==> inputs of juniper <==
==> flow/design.v <==
module TMDS_Encoder (
    input  wire       PixelClk,
    output reg  [9:0] pDataOutRaw,    
    input  wire [7:0] pDataOut,       
    input  wire       pC0,
    input  wire       pC1,
    input  wire       pVde
);
localparam [9:0] kCtlTkn0 = 10'b1101010100;
localparam [9:0] kCtlTkn1 = 10'b0010101011;
localparam [9:0] kCtlTkn2 = 10'b0101010100;
localparam [9:0] kCtlTkn3 = 10'b1010101011;
function [3:0] sum_bits8;
    input [7:0] u;
    integer i;
    begin
        sum_bits8 = 4'd0;
        for (i = 0; i < 8; i = i + 1)
            sum_bits8 = sum_bits8 + {3'b000, u[i]};
    end
endfunction
reg  [7:0] pDataOut_1;
reg  [3:0] n1d_1;
reg        pC0_1, pC1_1, pVde_1;
reg  [8:0] q_m_2;
reg  [3:0] n1q_m_2, n0q_m_2;
reg        pC0_2, pC1_2, pVde_2;
reg  signed [4:0] cnt_t_3;
wire [8:0] q_m_xor_1, q_m_xnor_1, q_m_1;
wire [3:0] n1q_m_1;
always @(posedge PixelClk) begin
    pVde_1     <= pVde;
    n1d_1      <= sum_bits8(pDataOut);
    pDataOut_1 <= pDataOut;
    pC0_1      <= pC0;
    pC1_1      <= pC1;
end
assign q_m_xor_1[0]  = pDataOut_1[0];
assign q_m_xnor_1[0] = pDataOut_1[0];
genvar gi;
generate
    for (gi = 1; gi < 8; gi = gi + 1) begin : encode
        assign q_m_xor_1[gi]  = q_m_xor_1[gi-1] ^ pDataOut_1[gi];
        assign q_m_xnor_1[gi] = ~(q_m_xnor_1[gi-1] ^ pDataOut_1[gi]);
    end
endgenerate
assign q_m_xor_1[8]  = 1'b1;
assign q_m_xnor_1[8] = 1'b0;
assign q_m_1 = (n1d_1 > 4'd4 || (n1d_1 == 4'd4 && pDataOut_1[0] == 1'b0)) ?
               q_m_xnor_1 : q_m_xor_1;
assign n1q_m_1 = sum_bits8(q_m_1[7:0]);
always @(posedge PixelClk) begin
    n1q_m_2 <= n1q_m_1;
    n0q_m_2 <= 4'd8 - n1q_m_1;
    q_m_2   <= q_m_1;
    pC0_2   <= pC0_1;
    pC1_2   <= pC1_1;
    pVde_2  <= pVde_1;
end
wire cond_balanced_2     = (cnt_t_3 == 5'sd0) || (n1q_m_2 == 4'd4);
wire cond_not_balanced_2 = (cnt_t_3 > 5'sd0 && n1q_m_2 > 4'd4) ||
                           (cnt_t_3 < 5'sd0 && n1q_m_2 < 4'd4);
wire [9:0] control_token_2 = (!pC1_2 && !pC0_2) ? kCtlTkn0 :
                             (!pC1_2 &&  pC0_2) ? kCtlTkn1 :
                             ( pC1_2 && !pC0_2) ? kCtlTkn2 :
                                                  kCtlTkn3;
wire [9:0] q_out_2 =
    !pVde_2                            ? control_token_2 :
    (cond_balanced_2 && !q_m_2[8])     ? {~q_m_2[8], q_m_2[8], ~q_m_2[7:0]} :
    (cond_balanced_2 &&  q_m_2[8])     ? {~q_m_2[8], q_m_2[8],  q_m_2[7:0]} :
    cond_not_balanced_2                ? {1'b1,      q_m_2[8], ~q_m_2[7:0]} :
                                         {1'b0,      q_m_2[8],  q_m_2[7:0]};
wire signed [4:0] dc_bias_2 = $signed({1'b0, n0q_m_2}) - $signed({1'b0, n1q_m_2});
wire signed [4:0] cnt_t_2 =
    !pVde_2                        ? 5'sd0 :
    (cond_balanced_2 && !q_m_2[8]) ? cnt_t_3 + dc_bias_2 :
    (cond_balanced_2 &&  q_m_2[8]) ? cnt_t_3 - dc_bias_2 :
    cond_not_balanced_2            ? cnt_t_3 + $signed({3'b000,  q_m_2[8], 1'b0}) + dc_bias_2 :
                                     cnt_t_3 - $signed({3'b000, ~q_m_2[8], 1'b0}) - dc_bias_2;
always @(posedge PixelClk) begin
    cnt_t_3     <= cnt_t_2;
    pDataOutRaw <= q_out_2;    
end
endmodule
module rgb2dvi (
    input  wire        PixelClk,
    input  wire [23:0] vid_pData,
    input  wire        vid_pVDE,
    input  wire        vid_pHSync,
    input  wire        vid_pVSync,
    output wire [9:0]  pDataOutRaw0,    
    output wire [9:0]  pDataOutRaw1,    
    output wire [9:0]  pDataOutRaw2     
);
TMDS_Encoder DataEncoder0 (
    .PixelClk(PixelClk), .pDataOutRaw(pDataOutRaw0),
    .pDataOut(vid_pData[15:8]), .pC0(vid_pHSync), .pC1(vid_pVSync), .pVde(vid_pVDE));
TMDS_Encoder DataEncoder1 (
    .PixelClk(PixelClk), .pDataOutRaw(pDataOutRaw1),
    .pDataOut(vid_pData[7:0]), .pC0(1'b0), .pC1(1'b0), .pVde(vid_pVDE));
TMDS_Encoder DataEncoder2 (
    .PixelClk(PixelClk), .pDataOutRaw(pDataOutRaw2),
    .pDataOut(vid_pData[23:16]), .pC0(1'b0), .pC1(1'b0), .pVde(vid_pVDE));
endmodule
==> flow/run.sh <==
#!/bin/bash
# the make line also repeats each setting of config.mk as NAME=value (left out here)
make -C /OpenROAD-flow-scripts/flow DESIGN_CONFIG=/design/flow/config.mk WORK_HOME=/design/flow/orfs CLKGATE_MAP_FILE= finish
==> flow/config.mk <==
export PLATFORM = sky130hd
export DESIGN_NAME = rgb2dvi
export DESIGN_NICKNAME = rgb2dvi
export VERILOG_FILES = /design/flow/design.v
export SDC_FILE = /design/flow/constraint.sdc
export NUM_CORES = 4
export LEC_CHECK = 0
export CAP_MARGIN = 30
export CELL_PAD_IN_SITES_DETAIL_PLACEMENT = 1
export CELL_PAD_IN_SITES_GLOBAL_PLACEMENT = 0
export CORE_ASPECT_RATIO = 1.25
export CORE_MARGIN = 2
export CORE_UTILIZATION = 54
export CTS_CLUSTER_DIAMETER = 292
export GPL_ROUTABILITY_DRIVEN = 1
export GPL_TIMING_DRIVEN = 0
export HOLD_SLACK_MARGIN = -0.1
export MIN_ROUTING_LAYER = met1
export SLEW_MARGIN = 15
export TNS_END_PERCENT = 35
==> flow/constraint.sdc <==
create_clock -name core_clock -period 5.74 [get_ports {PixelClk}]
set_input_delay 1.1480 -clock core_clock [delete_from_list [all_inputs] [get_ports {PixelClk}]]
set_output_delay 1.1480 -clock core_clock [all_outputs]
set_load 0.01 [all_outputs]
==> inputs of umber, as changes to juniper <==
==> flow/config.mk (replaced) <==
export PLATFORM = sky130hd
export DESIGN_NAME = rgb2dvi
export DESIGN_NICKNAME = rgb2dvi
export VERILOG_FILES = /design/flow/design.v
export SDC_FILE = /design/flow/constraint.sdc
export NUM_CORES = 4
export LEC_CHECK = 0
export ABC_AREA = 1
export CAP_MARGIN = 20
export CORE_MARGIN = 2
export CORE_UTILIZATION = 72
export SLEW_MARGIN = 20
==> flow/constraint.sdc (replaced) <==
create_clock -name core_clock -period 4.05 [get_ports {PixelClk}]
set_input_delay 0.8100 -clock core_clock [delete_from_list [all_inputs] [get_ports {PixelClk}]]
set_output_delay 0.8100 -clock core_clock [all_outputs]
set_load 0.01 [all_outputs]
==> inputs of tundra, as changes to juniper <==
==> flow/config.mk (replaced) <==
export PLATFORM = sky130hd
export DESIGN_NAME = rgb2dvi
export DESIGN_NICKNAME = rgb2dvi
export VERILOG_FILES = /design/flow/design.v
export SDC_FILE = /design/flow/constraint.sdc
export NUM_CORES = 4
export LEC_CHECK = 0
export CAP_MARGIN = 40
export CELL_PAD_IN_SITES_GLOBAL_PLACEMENT = 0
export CORE_ASPECT_RATIO = 0.91
export CORE_MARGIN = 2
export CORE_UTILIZATION = 72
export CTS_CLUSTER_DIAMETER = 204
export GPL_ROUTABILITY_DRIVEN = 1
export PLACE_DENSITY_LB_ADDON = 0.28
export SETUP_SLACK_MARGIN = -0.22
export SLEW_MARGIN = 35
==> flow/constraint.sdc (replaced) <==
create_clock -name core_clock -period 3.42 [get_ports {PixelClk}]
set_input_delay 0.6840 -clock core_clock [delete_from_list [all_inputs] [get_ports {PixelClk}]]
set_output_delay 0.6840 -clock core_clock [all_outputs]
set_load 0.01 [all_outputs]
==> inputs of yarrow, as changes to juniper <==
==> flow/config.mk (replaced) <==
export PLATFORM = sky130hd
export DESIGN_NAME = rgb2dvi
export DESIGN_NICKNAME = rgb2dvi
export VERILOG_FILES = /design/flow/design.v
export SDC_FILE = /design/flow/constraint.sdc
export NUM_CORES = 4
export LEC_CHECK = 0
export CAP_MARGIN = 20
export CORE_ASPECT_RATIO = 0.5
export CORE_MARGIN = 2
export CORE_UTILIZATION = 30
export PLACE_DENSITY = 0.89
export SLEW_MARGIN = 20
==> flow/constraint.sdc (replaced) <==
create_clock -name core_clock -period 4.0 [get_ports {PixelClk}]
set_input_delay 0.8000 -clock core_clock [delete_from_list [all_inputs] [get_ports {PixelClk}]]
set_output_delay 0.8000 -clock core_clock [all_outputs]
set_load 0.01 [all_outputs]
==> qor summary <==
                                                                                      juniper                      tundra                       umber                   yarrow
Outcome                                                               complete, no violations  complete, but fails checks  complete, but fails checks  complete, no violations
Violated checks                                                                             -        negative setup slack        negative setup slack                        -
Startpoint of the worst register-to-register path                  DataEncoder1.pDataOut_1[0]       DataEncoder0.n1d_1[1]  DataEncoder0.pDataOut_1[0]    DataEncoder1.n1d_1[0]
Logic gate fraction of the total cell area                                              47.2%                       47.4%                       48.1%                    46.8%
Die Width                                                                              108 µm                      110 µm                      108 µm                   225 µm
Floorplan utilization                                                                   55.3%                       73.3%                       74.7%                    30.6%
Post-route clock period utilization                                                     78.9%                        109%                        109%                    95.5%
Post-CTS setup repair buffer count                                                          0                           3                           0                        0
Worst Reg2Reg Path Length in Cells                                                         12                          13                          18                       13
Clkbuf count                                                                               20                          18                          20                       19
Clock network latency to the later pin of the worst-skew pair                         0.43 ns                     0.55 ns                     0.55 ns                  0.42 ns
Routed wire length on met3                                                             504 µm                     1350 µm                     2920 µm                   667 µm
Setup repair after global routing missed its margin                                        no                         yes                         yes                       no
Wire length of the first global-routing pass                                         30300 µm                    28600 µm                    37200 µm                 25600 µm
Share of the synthesized netlist area taken by xor and xnor gates                       13.2%                       13.2%                       5.20%                    13.2%
# Taps                                                                                    171                         129                         136                      315
DP Wirelength                                                                        13100 µm                    11300 µm                    13400 µm                 10800 µm
Worst-path fanout max                                                                       5                           2                           5                        2
Utilization of the core after routing                                                   66.0%                       89.6%                       89.0%                    37.6%
Met1 track demand over resource                                                         29.7%                       38.8%                       45.7%                    12.4%
Worst Path Buf+Inv                                                                          2                           2                           1                        2
Tmin final                                                                            4.53 ns                     3.72 ns                     4.40 ns                  3.82 ns
Layout buffering overhead excluding clock cells                                         6.90%                       9.32%                       6.59%                    6.89%
Flop share of the area                                                                  30.8%                       30.1%                       29.4%                    29.9%
